// System
module System(
	clk,
	rst,
	mbed,
	select,
	GreenBlueServoOut,
	RedServoOut,
	BinRecycleServoOut,
	RedBlueServoOut,
	GreenOtherServoOut,
	dispenseBlueLED,
	dispenseComplete,
	dispenseGreenLED,
	dispenseRedLED,
	mainState,
	mbedOutput,
	results,
	sortBlueLED,
	sortComplete,
	sortGreenLED,
	sortRedLED
);
For scale: ~400 flip-flops.
==> flow/config.mk <==
export PLATFORM = sky130hd
export DESIGN_NAME = System
export DESIGN_NICKNAME = System
export VERILOG_FILES = /design/flow/design.v
export SDC_FILE = /design/flow/constraint.sdc
export NUM_CORES = 4
export LEC_CHECK = 0
export CAP_MARGIN = 20
export CORE_MARGIN = 2
export CORE_UTILIZATION = 72
export CTS_CLUSTER_SIZE = 10
export PLACE_DENSITY_LB_ADDON = 0.19
export SETUP_SLACK_MARGIN = 0.93
export SLEW_MARGIN = 20
==> flow/constraint.sdc <==
create_clock -name core_clock -period 3.16 [get_ports {clk}]
set_input_delay 0.6320 -clock core_clock [delete_from_list [all_inputs] [get_ports {clk}]]
set_output_delay 0.6320 -clock core_clock [all_outputs]
set_load 0.01 [all_outputs]
run.sh (not shown) runs the stock make flow with config.mk's settings and CLKGATE_MAP_FILE=.
Edit:
Settings changed: CORE_UTILIZATION 72 to 71, CTS_CLUSTER_SIZE 10 to 25, PLACE_DENSITY_LB_ADDON 0.19 to not set, SETUP_SLACK_MARGIN 0.93 to not set.
Count of clock-buffer cells in the layout rises by 7.
Design area rises by 0.36%.
Power rises by 5.1%.
Maximum frequency falls by 22%.
Wire length falls by 2.2%.
Critical path depth falls by 2.
Core utilization falls by 0.43 points.
Hold slack improved by 19 ps.
Cell count rises by 0.59%.
Setup slack got worse by 640 ps.
Edit:
Settings changed: ABC_AREA set to 1, CORE_ASPECT_RATIO set to 0.5, CORE_UTILIZATION 71 to 72, CTS_CLUSTER_DIAMETER set to 298, CTS_CLUSTER_SIZE 25 to 15, PLACE_DENSITY_LB_ADDON set to 0.21, SETUP_SLACK_MARGIN set to 0.95.
Worst hold slack gets worse by 21 ps.
Final area goes up by about 2.2%.
Register-to-register slack gets better by 430 ps.
First-iteration DRC count goes up by about 50%.
Worst setup slack gets better by 710 ps.
Global-route usage goes up by 1.6 points.
Non-clock buffer count goes down by 8.
Flip-flop count does not change.
Edit:
Settings changed: ABC_AREA 1 to not set, CORE_ASPECT_RATIO 0.5 to not set, CORE_UTILIZATION 72 to 70, CTS_CLUSTER_DIAMETER 298 to not set, CTS_CLUSTER_SIZE 15 to not set, PLACE_DENSITY_LB_ADDON 0.21 to not set, SETUP_SLACK_MARGIN 0.95 to 0.01.
Result: The changed run went through all stages and came out clean; cell area decreases by 1.9%; wire length decreases by about 10%; global-route usage decreases by 2.0 points; setup slack got worse by 690 ps; clock skew hardly moves; power increases by 17%; sequential share of layout area increases by 0.73 points; sequential power decreases by about 0.8%; combinational power decreases by 28%; hold slack improved by 38 ps; via count decreases by 17%.

========
Starting RTL as in the previous note.
make LEC_CHECK=0 ABC_AREA=1 CAP_MARGIN=20 CORE_MARGIN=2 CORE_UTILIZATION=72 CTS_CLUSTER_DIAMETER=396 SETUP_SLACK_MARGIN=0.36 SLEW_MARGIN=20 finish   # period 3.25 ns
Then changed:
- CORE_UTILIZATION: 72 -> 71
- CTS_CLUSTER_DIAMETER: 396 -> not set
- SETUP_SLACK_MARGIN: 0.36 -> not set
- clock period: 3.25 -> 7.29 ns (I/O delays scaled with it)
The changed run finished clean.
Register-to-register slack gains 3.8 ns.
Global-route usage came out lower by 0.69 points.
Final area went down by 0.36%.
Worst hold slack hardly moves.
Die size grows by 1.4%.
Area after synthesis stays the same.

========
System again, from the RTL that the note above started with.
Design System, start of the top module:
module System(
	clk,
	rst,
	mbed,
	select,
	GreenBlueServoOut,
	RedServoOut,
	BinRecycleServoOut,
	RedBlueServoOut,
	GreenOtherServoOut,
	dispenseBlueLED,
	dispenseComplete,
	dispenseGreenLED,
	dispenseRedLED,
	mainState,
	mbedOutput,
	results,
	sortBlueLED,
	sortComplete,
	sortGreenLED,
	sortRedLED
);
input	clk;
input	rst;
input	[6:0] mbed;
input	[0:0] select;
output	GreenBlueServoOut;
output	RedServoOut;
output	BinRecycleServoOut;
output	RedBlueServoOut;
output	GreenOtherServoOut;
output	[0:0] dispenseBlueLED;
output	[0:0] dispenseComplete;
output	[0:0] dispenseGreenLED;
output	[0:0] dispenseRedLED;
output	[4:0] mainState;
output	[2:0] mbedOutput;
output	[2:0] results;
output	[0:0] sortBlueLED;
output	[0:0] sortComplete;
output	[0:0] sortGreenLED;
output	[0:0] sortRedLED;
wire	[1:0] conDispenseColour;
wire	[0:0] conDispenseStart;
wire	[2:0] conSortColour;
wire	[0:0] conSortStart;
wire	[2:0] controllerOutput;
wire	[0:0] dispenseComplete_ALTERA_SYNTHESIZED;
wire	[9:0] mainBinRecycle;
wire	[1:0] mainDispenseColour;
wire	[0:0] maindispenseStart;
wire	[9:0] mainGreenBlue;
wire	[9:0] mainGreenOther;
wire	[9:0] mainRed;
wire	[9:0] mainRedBlue;
wire	[2:0] mainSortColour;
wire	[0:0] mainSortStart;
wire	[2:0] maintenanceOutput;
wire	[9:0] normalBinRecycle;
wire	[9:0] normalGreenBlue;
wire	[9:0] normalGreenOther;
wire	[9:0] normalRed;
wire	[9:0] normalRedBlue;
wire	[0:0] selectBinRecycle;
wire	[0:0] selectGreenBlue;
wire	[0:0] selectGreenOther;
wire	[0:0] selectRed;
wire	[0:0] selectRedBlue;
wire	[0:0] sortComplete_ALTERA_SYNTHESIZED;
wire	[0:0] startSort;
wire	[9:0] SYNTHESIZED_WIRE_0;
wire	[9:0] SYNTHESIZED_WIRE_1;
wire	[9:0] SYNTHESIZED_WIRE_2;
wire	[2:0] SYNTHESIZED_WIRE_3;
wire	[6:0] SYNTHESIZED_WIRE_4;
wire	[6:0] SYNTHESIZED_WIRE_5;
wire	[0:0] SYNTHESIZED_WIRE_6;
wire	[1:0] SYNTHESIZED_WIRE_7;
wire	[9:0] SYNTHESIZED_WIRE_8;
wire	[9:0] SYNTHESIZED_WIRE_9;
RCServo	b2v_BinRecycleServo(.clk(clk),.rst(rst),
.RxD_data(SYNTHESIZED_WIRE_0),.RCServo_pulse(BinRecycleServoOut));
defparam	b2v_BinRecycleServo.ClkDiv = 4;
multiplexerServo	b2v_BinRecycleServoMux(.normalSort(normalBinRecycle),
.select(selectBinRecycle),.servoTest(mainBinRecycle),.muxOut(SYNTHESIZED_WIRE_0));
defparam	b2v_BinRecycleServoMux.normal = 'b0;
defparam	b2v_BinRecycleServoMux.test = 'b1;
RCServo	b2v_GreenBlueServo(.clk(clk),.rst(rst),
  ...
Settings: LEC_CHECK=0, CAP_MARGIN=20, CORE_ASPECT_RATIO=0.93, CORE_MARGIN=2, CORE_UTILIZATION=72, CTS_CLUSTER_DIAMETER=378, CTS_CLUSTER_SIZE=10, HOLD_SLACK_MARGIN=0.29, PLACE_DENSITY_LB_ADDON=0.17, SETUP_SLACK_MARGIN=0.92, SLEW_MARGIN=40; clock period 3.16 ns.
Rerun with:
Settings changed: CTS_CLUSTER_DIAMETER 378 to 29.
After rerunning: The new run went through all stages and came out clean. Non-clock buffer count climbs by 1. Total power went up by 33%. Setup slack got worse by 94 ps. Sequential share of layout area is lower by 2.6 points. Utilization is higher by 5.5 points.
Rerun with:
Settings changed: CORE_ASPECT_RATIO 0.93 to unset, CTS_CLUSTER_DIAMETER 29 to unset, CTS_CLUSTER_SIZE 10 to unset, HOLD_SLACK_MARGIN 0.29 to -0.08, PLACE_DENSITY_LB_ADDON 0.17 to unset, SETUP_SLACK_MARGIN 0.92 to 0.77, SLEW_MARGIN 40 to 20.
After rerunning: The new run passed the timing, DRC and antenna checks. Core utilization is lower by 4.8 points. First-iteration DRC count goes down by about a fifth. Global-route usage goes down by 4.0 points. Wire length came out lower by about a fifth. Total power shrinks by about a fifth. Synthesized area stays the same. Setup slack loses 33 ps.

========
== indigo ==
System again, from the RTL that the note above started with.
Settings: LEC_CHECK=0, CAP_MARGIN=15, CORE_MARGIN=2, CORE_UTILIZATION=38, CTS_CLUSTER_SIZE=18, GPL_ROUTABILITY_DRIVEN=1, PLACE_DENSITY_LB_ADDON=0.24, SETUP_SLACK_MARGIN=-0.2, SLEW_MARGIN=20, TNS_END_PERCENT=90; clock period 3.31 ns.
The following lists how cedar was set up differently from indigo:
Settings: a deleted PLACE_DENSITY_LB_ADDON that had been 0.24; a deleted TNS_END_PERCENT that had been 90; a deleted GPL_ROUTABILITY_DRIVEN that had been 1; a deleted CTS_CLUSTER_SIZE that had been 18; a deleted SETUP_SLACK_MARGIN that had been -0.2; a change of CORE_UTILIZATION from 38 to 65; a change of CAP_MARGIN from 15 to 20; a change of the clock period (ns, I/O delays scaled along) from 3.31 to 4.79.
Findings:
Compared with indigo, in cedar peak supply drop has decreased, placed standard-cell area has decreased, clock power has decreased, aggregate routed wire length has decreased.
Edits applied to the flow inputs when going from cedar to zinc:
Settings: a change of CORE_UTILIZATION from 65 to 72; an added ABC_AREA of 1; a change of the clock period (ns, I/O delays scaled along) from 4.79 to 12.1.
--- outcome ---
- Going from cedar to zinc, detailed-placement wirelength estimate went up about 17%, area of the chip went down 1200 um2, area after synthesis went up about 6%.
- Sort cedar and zinc by met2 routed wirelength asc -> top: cedar
- On zinc: growth of design area from synthesis to finish is 0.66 points lower than what cedar gave.
- Summary: with cedar as the reference, routed wire length in zinc moved up by more than 10%.
- On zinc: combinational gate area is 150 um2 higher than what cedar gave.
- cedar has a higher sequential group power than zinc.
## Diff of input files: raven against zinc
Settings: CORE_UTILIZATION: 72 -> 40; ABC_AREA: 1 -> unset; the clock period (ns, I/O delays scaled along): 12.1 -> 10.0.
==> results <==
- Summary of the comparison: growth of design area from synthesis to finish is higher in raven, relative to zinc.
- Compared to zinc, raven has setup slack 1150 ps lower.
- Taking zinc as the reference, in raven number of buffers other than clock buffers in the final layout has increased, chip area line of the yosys report decreased about 6%, area fraction in compound gates after synthesis shows a reduction of 1.4 points, starting DRC count in detailed routing has decreased, count of inserted antenna diode cells has remained practically unchanged.
- Of raven and zinc, zinc shows the higher final area, with raven below it.
- The internal power summed over all cells of raven exceeds that of zinc by 23%.
Here is what was changed in the inputs of ember compared with raven.
Settings: an added PLACE_DENSITY_LB_ADDON of 0.12; a change of CORE_UTILIZATION from 40 to 36; a change of the clock period (ns, I/O delays scaled along) from 10.0 to 3.88.
Results
Summary of the comparison: share of total power consumed by net switching is lower in ember, relative to raven. ember ended with more share of the cycle needed by the critical path after routing than raven. ember has completed all stages; timing, DRC and antenna checks passed. Non-clock buffer count (lower): raven. Looking at end point of the critical path, the mbedOutput[1] result is from ember; the mbedOutput[0] one comes from raven. Core utilization at floorplan: raven and ember compared, higher one is raven. raven → ember: global-route track usage on met1 now smaller; sequential share of layout area now smaller; area added between synthesis and finish now larger; clock network power share now larger; end-of-flow core utilization now smaller.

========
Setup of onyx:
Starting RTL as in the previous note.
==> flow/config.mk <==
export PLATFORM = sky130hd
export DESIGN_NAME = System
export DESIGN_NICKNAME = System
export VERILOG_FILES = /design/flow/design.v
export SDC_FILE = /design/flow/constraint.sdc
export NUM_CORES = 4
export LEC_CHECK = 0
export CAP_MARGIN = 20
export CORE_MARGIN = 2
export CORE_UTILIZATION = 72
export CTS_CLUSTER_SIZE = 25
export PLACE_DENSITY_LB_ADDON = 0.19
export SETUP_SLACK_MARGIN = 0.76
export SLEW_MARGIN = 20
==> flow/constraint.sdc <==
create_clock -name core_clock -period 3.16 [get_ports {clk}]
set_input_delay 0.6320 -clock core_clock [delete_from_list [all_inputs] [get_ports {clk}]]
set_output_delay 0.6320 -clock core_clock [all_outputs]
set_load 0.01 [all_outputs]
[inputs] xenon vs onyx
Settings: putting CTS_CLUSTER_DIAMETER at 298 where nothing was set; putting CORE_ASPECT_RATIO at 0.5 where nothing was set; swapping 0.76 for 0.95 in SETUP_SLACK_MARGIN; swapping 20 for 0 in CAP_MARGIN; putting ABC_AREA at 1 where nothing was set; swapping 25 for 14 in CTS_CLUSTER_SIZE.
## What came out
- [compare] base=onyx new=xenon: combinational cell area excluding buffers and inverters has increased; proportion of synthesized chip area in sequential cells has decreased.
- Delta (xenon minus onyx): clock group share of total power now sits lower, per-instance average area after synthesis went down by about 17%, global router's overall resource usage has increased, area enclosed by the die boundary shows an increase of 6.3%.
- Post-cts resize count in xenon vs onyx: up 4
Edits applied to the flow inputs when going from xenon to amber:
Settings: changing SLEW_MARGIN from 20 to 5; changing CAP_MARGIN from 0 to 20; removing CTS_CLUSTER_DIAMETER (formerly 298); removing CORE_ASPECT_RATIO (formerly 0.5); changing SETUP_SLACK_MARGIN from 0.95 to 0.93; removing ABC_AREA (formerly 1); setting HOLD_SLACK_MARGIN to 0.29 for the first time; changing CTS_CLUSTER_SIZE from 14 to 10.
Notes after the runs:
- amber finished every step from synthesis to the final layout, and the layout passed the timing, DRC and antenna checks.
- Re Yosys chip area: amber is about 6% down on xenon.
- Note that the number of CTS-inserted buffers recorded for xenon amounts to 0.74 times the value seen in amber.
- Between amber and xenon, the global-route wire length before repair is lower for amber.
- Looking at power, amber sits above xenon.
- The via total after detailed routing in amber is 0.854 times that in xenon.
- Relative to xenon, the clock-buffer cell count measured on amber has increased by more than a quarter.
- Measured against each other, amber and xenon differ in clock period minus final worst setup slack, the higher figure coming from amber.
> inputs changed (amber -> pepper)
Settings: HOLD_SLACK_MARGIN removed (was 0.29); SLEW_MARGIN changed from 5 to 40; CTS_CLUSTER_DIAMETER newly set to 26.
--- outcome ---
Compared with amber, in pepper number of global-route vias before repair went up, average wire per standard cell rose 28%, routed wire length saw an increase, final standard cell utilization of the core increased by 7.7 points relative to the old numbers, cell area saw an increase.
Inputs modified between pepper and tundra:
Settings: swapping 26 for 61 in CTS_CLUSTER_DIAMETER; swapping 40 for 20 in SLEW_MARGIN; putting HOLD_SLACK_MARGIN at 0.29 where nothing was set; putting ABC_AREA at 0 where nothing was set; swapping 0.19 for 0.12 in PLACE_DENSITY_LB_ADDON.
==> comparison <==
- tundra finished end to end and its layout was clean on timing, DRC and antenna.
- Of pepper and tundra, tundra shows the lower global-route wire length before repair, with pepper above it.
- Cell area | tundra vs pepper | tundra smaller
- In the reports for pepper and tundra, the smaller final worst-path cycle share belongs to tundra.
- Count of clock-buffer cells in the layout | tundra below pepper
- Relative to pepper, setup fix buffers added after clock tree synthesis has decreased by 6 in tundra.
Relative to tundra, the following input files were edited for willow:
Settings: HOLD_SLACK_MARGIN no longer set, was 0.29; CTS_CLUSTER_SIZE now 23, was 10; SETUP_SLACK_MARGIN now 0.92, was 0.93; ABC_AREA no longer set, was 0; CTS_CLUSTER_DIAMETER no longer set, was 61.
--- outcome ---
The fmax number comes out higher for willow vs tundra. Compared with tundra, willow is hungrier on power. willow against tundra: worst-case hold slack went down by 44 ps; routed wire length went up by 4.2%; register share of total power down 2.4 points; final setup slack of the worst path went up by 49 ps. The core of willow is more densely filled than that of tundra. Comparing the two runs side by side, willow comes out ahead of tundra on final critical delay including setup and external delays. Re final critical-path share of the clock period: tundra was higher than willow. First-iteration detailed-routing DRC count (willow vs. tundra) increases by a few percent. On willow: combinational power is about 2% higher than what tundra gave.
Power and IR drop assume default switching activity.
